==> flow/design.v (excerpt) <==
module cordic_rot_top (
    input logic clk,
    input logic rst_n,
    input logic in_valid,
    output logic in_ready,
    input logic signed [15:0] x_start,
    input logic signed [15:0] y_start,
    input logic signed [31:0] angle,
    output logic out_valid,
    input logic out_ready,
    output logic signed [15:0] cosine,
    output logic signed [15:0] sine
);
    cordic_rotator #(
        .XY_W(16),
        .ANGLE_W(32),
        .ITER(16),
        .GUARD(3),
        .GAIN_COMP(1)
    ) u_rot (
        .clk(clk),
        .rst_n(rst_n),
        .in_valid(in_valid),
        .in_ready(in_ready),
        .x_start(x_start),
        .y_start(y_start),
        .angle(angle),
        .out_valid(out_valid),
        .out_ready(out_ready),
        .cosine(cosine),
        .sine(sine)
    );
endmodule
export LEC_CHECK = 0
export ABC_AREA = 1
export CAP_MARGIN = 20
export CELL_PAD_IN_SITES_DETAIL_PLACEMENT = 0
export CORE_MARGIN = 2
export CORE_UTILIZATION = 72
export CTS_CLUSTER_DIAMETER = 27
export CTS_CLUSTER_SIZE = 13
export GPL_TIMING_DRIVEN = 1
export PLACE_DENSITY_LB_ADDON = 0.23
export SETUP_SLACK_MARGIN = 1.54
export SLEW_MARGIN = 20
export TNS_END_PERCENT = 75
create_clock -name core_clock -period 6.81 [get_ports {clk}]
run.sh (not shown) runs the stock make flow with config.mk's settings and CLKGATE_MAP_FILE=.
The starting point ran to the end with violations: negative setup slack.
Rerun with:
ABC_AREA = default   (was 1)
CTS_CLUSTER_DIAMETER = default   (was 27)
CTS_CLUSTER_SIZE = default   (was 13)
Result: The new run completed and failed the layout checks on negative setup slack. Design area drops by 18%. Worst hold slack improved by 60 ps. First-iteration DRC count drops by 46%.
Rerun with:
ABC_AREA = 1   (was default)
CTS_CLUSTER_SIZE = 13   (was default)
SETUP_SLACK_MARGIN = 0.92   (was 1.54)
What happened: The changed run ran to the end with violations: negative setup slack; non-clock buffer count decreases by 97; setup slack gains 630 ps; fmax grows by 8.6%; final area grows by 17%; register-to-register slack gains 920 ps; wire length rose by 33%.
Rerun with:
ABC_AREA = default   (was 1)
CELL_PAD_IN_SITES_DETAIL_PLACEMENT = default   (was 0)
CORE_UTILIZATION = 40   (was 72)
CTS_CLUSTER_SIZE = default   (was 13)
GPL_TIMING_DRIVEN = default   (was 1)
PLACE_DENSITY_LB_ADDON = default   (was 0.23)
SETUP_SLACK_MARGIN = default   (was 0.92)
TNS_END_PERCENT = default   (was 75)
clock period = 8.39 ns   (was 6.81 ns; I/O delays follow)
- Now the flow completed with no timing, DRC or antenna violations
- via count came out lower by 34%
- count of clock-buffer cells in the layout grows by 52
- die size came out higher by 52%
- setup slack improved by 570 ps
- design area decreases by 14%
- register-to-register slack improves by 700 ps
- synthesized area shrinks by 15%
Rerun with:
CORE_UTILIZATION = 72   (was 40)
CTS_CLUSTER_SIZE = 23   (was default)
clock period = 6.07 ns   (was 8.39 ns; I/O delays follow)
Result: The new run completed, yet does not pass: negative setup slack; core utilization grows by 36 points; worst setup slack got worse by 1800 ps; wire length grows by 9.4%; area after synthesis is unchanged; global-route usage grows by 19 points; sequential share of layout area grows by 0.11 points; final area shrinks by 0.44%.
Rerun with:
CAP_MARGIN = 15   (was 20)
CTS_CLUSTER_DIAMETER = 27   (was default)
CTS_CLUSTER_SIZE = 43   (was 23)
SETUP_SLACK_MARGIN = 1.36   (was default)
clock period = 7.06 ns   (was 6.07 ns; I/O delays follow)
The new run completed and failed the layout checks on negative setup slack.
Synthesized area is unchanged.
Final area came out higher by 5.0%.
Die size stays the same.
Wire length went up by 9.9%.
Sequential share of layout area decreases by 1.2 points.
Utilization increases by 4.0 points.

* * *

cordic_rot_top again, from the RTL that the note above started with.
// cordic_rot_top
module cordic_rot_top (
    input logic clk,
    input logic rst_n,
    input logic in_valid,
    output logic in_ready,
    input logic signed [15:0] x_start,
    input logic signed [15:0] y_start,
    input logic signed [31:0] angle,
    output logic out_valid,
    input logic out_ready,
    output logic signed [15:0] cosine,
    output logic signed [15:0] sine
);
clock: 8.86 ns
lec_check: 0
cap_margin: 5
cell_pad_in_sites_global_placement: 1
core_margin: 2
core_utilization: 40
cts_cluster_diameter: 50
max_routing_layer: met4
min_routing_layer: met1
place_density_lb_addon: 0.13
setup_slack_margin: -0.36
slew_margin: 20
The baseline ran to the end with violations: setup timing.
Change:
- CAP_MARGIN: 5 -> 15
- CELL_PAD_IN_SITES_GLOBAL_PLACEMENT: 1 -> not set
- CORE_UTILIZATION: 40 -> 72
- CTS_CLUSTER_DIAMETER: 50 -> not set
- MAX_ROUTING_LAYER: met4 -> not set
- MIN_ROUTING_LAYER: met1 -> not set
- PLACE_DENSITY_LB_ADDON: 0.13 -> not set
- SETUP_SLACK_MARGIN: -0.36 -> 1.45
- clock period: 8.86 -> 5.94 ns (I/O delays scaled with it)
Result: The changed run ran to the end with violations: setup timing. Clock skew came out lower by 0.018 ns. Non-clock buffer count came out higher by 276. Synthesized area is unchanged. Setup slack loses 1.9 ns. Global-route usage came out higher by 15 points. Cell area came out lower by about 0.54%. Clock-buffer cell count came out lower by 67. Die area came out lower by about 44%.
Change:
- ABC_AREA: not set -> 1
- CTS_CLUSTER_DIAMETER: not set -> 154
- PLACE_DENSITY_LB_ADDON: not set -> 0.2
- SETUP_SLACK_MARGIN: 1.45 -> -0.42
- TNS_END_PERCENT: not set -> 5
The changed run finished but fails on setup timing; routed wire length grows by 33%; final cell count is higher by 43%.
Change:
- ABC_AREA: 1 -> not set
- CAP_MARGIN: 15 -> 20
- CORE_UTILIZATION: 72 -> 40
- CTS_CLUSTER_DIAMETER: 154 -> not set
- PLACE_DENSITY_LB_ADDON: 0.2 -> not set
- SETUP_SLACK_MARGIN: -0.42 -> not set
- TNS_END_PERCENT: 5 -> not set
- clock period: 5.94 -> 8.5 ns (I/O delays scaled with it)
Effect: The new run completed without violations; wire length is lower by a quarter to a third; utilization is lower by 35 points.
